==> run K <==
// top_coldstorage
module top_coldstorage(
  input         clk,           
  input         rst_n,         
  output        led_fan,       
  output        led_hum,       
  input         sda_lcd_in,
  output        sda_lcd_oe,
  output        scl_lcd,
  input         rx,
  output        tx
);
clock: 3.94 ns
lec_check: 0
abc_area: 1
cap_margin: 20
core_aspect_ratio: 0.73
core_margin: 2
core_utilization: 72
cts_cluster_diameter: 216
gpl_routability_driven: 1
gpl_timing_driven: 1
place_density: 0.4
setup_slack_margin: 0.95
slew_margin: 20
run.sh (not shown) runs the stock make flow with config.mk's settings and CLKGATE_MAP_FILE=.
==> run Z: changes against run K <==
- CORE_ASPECT_RATIO: 0.73 -> 0.89
- GPL_ROUTABILITY_DRIVEN: 1 -> 0
- PLACE_DENSITY: 0.4 -> 0.38
- SETUP_SLACK_MARGIN: 0.95 -> default
==> flow/constraint.sdc (replaced) <==
create_clock -name core_clock -period 3.02 [get_ports {clk}]
set_input_delay 0.6040 -clock core_clock [delete_from_list [all_inputs] [get_ports {clk}]]
set_output_delay 0.6040 -clock core_clock [all_outputs]
set_load 0.01 [all_outputs]
==> notes <==
- Run Z finished but fails on negative setup slack. Run K finished but failed the layout checks on negative setup slack.
- In area after synthesis, run Z and run K do not differ.
- In run K the total power is smaller than in run Z, by 24%.
- Core utilization: run Z is higher than run K (2.4 points).
- Between run Z and run K, the lower critical path depth is in run Z (gap 3).
- Of run Z and run K, run Z has the higher combinational power (gap about 40%, measured against run K).
- Of run K and run Z, run K has the higher clock skew (gap 0.030 ns).
- Between run Z and run K, the lower register-to-register slack is in run Z (gap 0.42 ns).
- Of run K and run Z, run K has the higher first-iteration DRC count (gap about 2.5%, measured against run Z).
- Between run K and run Z, the lower clock-buffer cell count is in run K (gap 15).
- In run Z the global-route usage is lower than in run K, by 1.3 points.

---

==> inputs of run H <==
Starting RTL as in the previous note.
clock: 8.38 ns
lec_check: 0
abc_area: 1
cap_margin: 10
core_margin: 2
core_utilization: 72
cts_cluster_size: 74
place_density: 0.8
setup_slack_margin: 2.12
slew_margin: 20
==> run Y (differences from run H) <==
==> flow/config.mk (replaced) <==
export PLATFORM = sky130hd
export DESIGN_NAME = top_coldstorage
export DESIGN_NICKNAME = top_coldstorage
export VERILOG_FILES = /design/flow/design.v
export SDC_FILE = /design/flow/constraint.sdc
export NUM_CORES = 4
export LEC_CHECK = 0
export CAP_MARGIN = 20
export CORE_MARGIN = 2
export CORE_UTILIZATION = 70
export SLEW_MARGIN = 20
==> flow/constraint.sdc (replaced) <==
create_clock -name core_clock -period 6.72 [get_ports {clk}]
set_input_delay 1.3440 -clock core_clock [delete_from_list [all_inputs] [get_ports {clk}]]
set_output_delay 1.3440 -clock core_clock [all_outputs]
set_load 0.01 [all_outputs]
==> run R (differences from run H) <==
--- a/flow/config.mk
+++ b/flow/config.mk
@@ -6,10 +6,9 @@
 export NUM_CORES = 4
 export LEC_CHECK = 0
 export ABC_AREA = 1
-export CAP_MARGIN = 10
+export CAP_MARGIN = 20
 export CORE_MARGIN = 2
 export CORE_UTILIZATION = 72
-export CTS_CLUSTER_SIZE = 74
-export PLACE_DENSITY = 0.8
-export SETUP_SLACK_MARGIN = 2.12
+export PLACE_DENSITY = 0.64
+export SETUP_SLACK_MARGIN = -0.22
 export SLEW_MARGIN = 20
==> flow/constraint.sdc (replaced) <==
create_clock -name core_clock -period 3.0 [get_ports {clk}]
set_input_delay 0.6000 -clock core_clock [delete_from_list [all_inputs] [get_ports {clk}]]
set_output_delay 0.6000 -clock core_clock [all_outputs]
set_load 0.01 [all_outputs]
==> run P (differences from run H) <==
==> flow/config.mk (replaced) <==
export PLATFORM = sky130hd
export DESIGN_NAME = top_coldstorage
export DESIGN_NICKNAME = top_coldstorage
export VERILOG_FILES = /design/flow/design.v
export SDC_FILE = /design/flow/constraint.sdc
export NUM_CORES = 4
export LEC_CHECK = 0
export ABC_AREA = 1
export CAP_MARGIN = 20
export CORE_MARGIN = 9
export CORE_UTILIZATION = 40
export CTS_CLUSTER_DIAMETER = 190
export SLEW_MARGIN = 20
==> flow/constraint.sdc (replaced) <==
create_clock -name core_clock -period 10.0 [get_ports {clk}]
set_input_delay 2.0000 -clock core_clock [delete_from_list [all_inputs] [get_ports {clk}]]
set_output_delay 2.0000 -clock core_clock [all_outputs]
set_load 0.01 [all_outputs]
==> summary of the runs <==
- Run H completed with no timing, DRC or antenna violations. Run P finished with timing, DRC and antenna clean. Run R reached the layout checks and failed them: negative setup slack. Run Y ran to the end with no violations.
- Worst hold slack, highest first: run Y, run H, run R, run P.
- In run R the via count is higher than in run Y, by 21%.
- In flip-flop count, run Y and run R do not differ.
- Register-to-register slack: run R < run Y < run H < run P.
- Clock power: run R > run Y > run H > run P.

---

==> inputs of v18 <==
Starting RTL as in the previous note.
make LEC_CHECK=0 ABC_AREA=1 CAP_MARGIN=10 CORE_MARGIN=2 CORE_UTILIZATION=70 CTS_CLUSTER_SIZE=74 SETUP_SLACK_MARGIN=2.12 SLEW_MARGIN=20 finish   # period 8.38 ns
==> v14 (differences from v18) <==
- CAP_MARGIN: 10 -> 20
- CTS_CLUSTER_SIZE: 74 -> default
- SETUP_SLACK_MARGIN: 2.12 -> -0.1
==> flow/constraint.sdc (replaced) <==
create_clock -name core_clock -period 3.0 [get_ports {clk}]
set_input_delay 0.6000 -clock core_clock [delete_from_list [all_inputs] [get_ports {clk}]]
set_output_delay 0.6000 -clock core_clock [all_outputs]
set_load 0.01 [all_outputs]
==> v27 (differences from v18) <==
- CAP_MARGIN: 10 -> 20
- CELL_PAD_IN_SITES_GLOBAL_PLACEMENT: default -> 1
- CORE_MARGIN: 2 -> 9
- CORE_UTILIZATION: 70 -> 40
- CTS_CLUSTER_DIAMETER: default -> 190
- CTS_CLUSTER_SIZE: 74 -> default
- SETUP_SLACK_MARGIN: 2.12 -> default
- SLEW_MARGIN: 20 -> 40
==> flow/constraint.sdc (replaced) <==
create_clock -name core_clock -period 3.25 [get_ports {clk}]
set_input_delay 0.6500 -clock core_clock [delete_from_list [all_inputs] [get_ports {clk}]]
set_output_delay 0.6500 -clock core_clock [all_outputs]
set_load 0.01 [all_outputs]
==> comparison <==
v14 finished but fails on negative setup slack. v18 passed the timing, DRC and antenna checks. v27 finished with negative setup slack left.
Worst setup slack, highest first: v18, v27, v14.
Of v14 and v27, v14 has the higher clock skew (gap 0.027 ns).
Sequential share of layout area, lowest first: v27, v14, v18.
The highest combinational power belongs to v14, the lowest to v18.

---

==> willow <==
top_coldstorage again, from the RTL that the note above started with.
Settings: LEC_CHECK=0, ABC_AREA=1, CAP_MARGIN=20, CELL_PAD_IN_SITES_GLOBAL_PLACEMENT=0, CORE_MARGIN=9, CORE_UTILIZATION=40, CTS_CLUSTER_DIAMETER=327, GPL_TIMING_DRIVEN=0, MAX_ROUTING_LAYER=met4, SLEW_MARGIN=5, TNS_END_PERCENT=65; clock period 3.25 ns.
==> cedar: changes against willow <==
CELL_PAD_IN_SITES_GLOBAL_PLACEMENT = default   (was 0)
CORE_MARGIN = 2   (was 9)
CORE_UTILIZATION = 72   (was 40)
CTS_CLUSTER_DIAMETER = 26   (was 327)
GPL_TIMING_DRIVEN = default   (was 0)
MAX_ROUTING_LAYER = default   (was met4)
PLACE_DENSITY_LB_ADDON = 0.21   (was default)
SETUP_SLACK_MARGIN = 1.09   (was default)
SLEW_MARGIN = 20   (was 5)
TNS_END_PERCENT = default   (was 65)
==> flow/constraint.sdc (replaced) <==
create_clock -name core_clock -period 4.2 [get_ports {clk}]
set_input_delay 0.8400 -clock core_clock [delete_from_list [all_inputs] [get_ports {clk}]]
set_output_delay 0.8400 -clock core_clock [all_outputs]
set_load 0.01 [all_outputs]
==> garnet: changes against willow <==
ABC_AREA = default   (was 1)
CELL_PAD_IN_SITES_GLOBAL_PLACEMENT = default   (was 0)
CORE_MARGIN = 2   (was 9)
CORE_UTILIZATION = 72   (was 40)
CTS_CLUSTER_DIAMETER = default   (was 327)
GPL_TIMING_DRIVEN = default   (was 0)
MAX_ROUTING_LAYER = default   (was met4)
PLACE_DENSITY = 0.65   (was default)
SETUP_SLACK_MARGIN = 1.25   (was default)
SLEW_MARGIN = 20   (was 5)
TNS_END_PERCENT = default   (was 65)
==> flow/constraint.sdc (replaced) <==
create_clock -name core_clock -period 6.76 [get_ports {clk}]
set_input_delay 1.3520 -clock core_clock [delete_from_list [all_inputs] [get_ports {clk}]]
set_output_delay 1.3520 -clock core_clock [all_outputs]
set_load 0.01 [all_outputs]
==> results <==
Against willow, the non-clock buffer count of garnet is lower by 131. garnet passed the timing, DRC and antenna checks. willow finished but fails on setup timing. cedar aborted during global routing (5_1_grt) (GRT-0232). Synthesized cell count is the same in willow and cedar. Between willow and cedar, the lower die area is in cedar (gap 98%, measured against cedar). Critical path depth: willow is lower than garnet (2). Between willow and garnet, the lower via count is in garnet (gap 0.51%, measured against garnet).

---

==> trial 48: inputs <==
top_coldstorage again, from the RTL that the note above started with.
export LEC_CHECK = 0
export ABC_AREA = 1
export CAP_MARGIN = 20
export CORE_ASPECT_RATIO = 0.73
export CORE_MARGIN = 5
export CORE_UTILIZATION = 48
export CTS_CLUSTER_DIAMETER = 216
export GPL_ROUTABILITY_DRIVEN = 1
export GPL_TIMING_DRIVEN = 1
export PLACE_DENSITY_LB_ADDON = 0.26
export SETUP_SLACK_MARGIN = 0.64
export SLEW_MARGIN = 20
create_clock -name core_clock -period 8.75 [get_ports {clk}]
==> inputs of build 24, as changes to trial 48 <==
- ABC_AREA: 1 -> default
- CORE_ASPECT_RATIO: 0.73 -> default
- CORE_MARGIN: 5 -> 2
- CORE_UTILIZATION: 48 -> 72
- CTS_CLUSTER_DIAMETER: 216 -> 27
- GPL_ROUTABILITY_DRIVEN: 1 -> default
- GPL_TIMING_DRIVEN: 1 -> default
- PLACE_DENSITY_LB_ADDON: 0.26 -> default
- SETUP_SLACK_MARGIN: 0.64 -> 1.09
==> flow/constraint.sdc (replaced) <==
create_clock -name core_clock -period 3.66 [get_ports {clk}]
set_input_delay 0.7320 -clock core_clock [delete_from_list [all_inputs] [get_ports {clk}]]
set_output_delay 0.7320 -clock core_clock [all_outputs]
set_load 0.01 [all_outputs]
==> inputs of trial 68, as changes to trial 48 <==
- CORE_ASPECT_RATIO: 0.73 -> default
- CORE_MARGIN: 5 -> 2
- CORE_UTILIZATION: 48 -> 70
- CTS_CLUSTER_DIAMETER: 216 -> default
- CTS_CLUSTER_SIZE: default -> 74
- GPL_ROUTABILITY_DRIVEN: 1 -> default
- GPL_TIMING_DRIVEN: 1 -> default
- PLACE_DENSITY_LB_ADDON: 0.26 -> default
- SETUP_SLACK_MARGIN: 0.64 -> default
==> flow/constraint.sdc (replaced) <==
create_clock -name core_clock -period 5.12 [get_ports {clk}]
set_input_delay 1.0240 -clock core_clock [delete_from_list [all_inputs] [get_ports {clk}]]
set_output_delay 1.0240 -clock core_clock [all_outputs]
set_load 0.01 [all_outputs]
==> comparison table <==
metric                                                                 trial 48          trial 68                    build 24
Outcome                                                          finished clean    finished clean  complete, but fails checks
Violated checks                                                               -                 -        negative setup slack
Clock network latency to the later pin of the worst-skew pair            610 ps            610 ps                      700 ps
Period Utilization, post-route                                            50.3%             86.3%                        121%
X dimension of the die                                                   288 um            200 um                      199 um
Clk. pwr                                                                2.29 mW           3.93 mW                     11.3 mW
Number of placement rows                                                     74                71                          71
Reported net switching power                                            1.59 mW           2.73 mW                     4.31 mW
Combined area of the multi-input logic cells                        11100 sq um       11100 sq um                 13800 sq um
Core ar.                                                            55800 sq um       37800 sq um                 37500 sq um
Met3 GRT Util                                                             3.90%             5.08%                       10.9%
Count of multi-input gates                                                 2064              2064                        2131
Count of warning messages emitted by the tools                               60                62                          71
Number of instances in the synthesized netlist                             3214              3214                        2909
Signal buffers                                                               22                23                         218
Yosys chip area                                                     27000 sq um       27000 sq um                 27300 sq um
N_taps                                                                      760               511                         511
Iter 0 DRT Violations                                                      1686              1917                        4264
Share of the synthesized area in the top cell type                        36.7%             36.7%                       36.4%
Antenna violations before repair                                              0                 0                           9
Final worst hold slack                                                   404 ps            371 ps                      123 ps
Main power group                                               sequential cells  sequential cells           the clock network
Cell with the most instances after synthesis                              inv_1             inv_1                     nand2_1
Power and IR drop assume default switching activity.
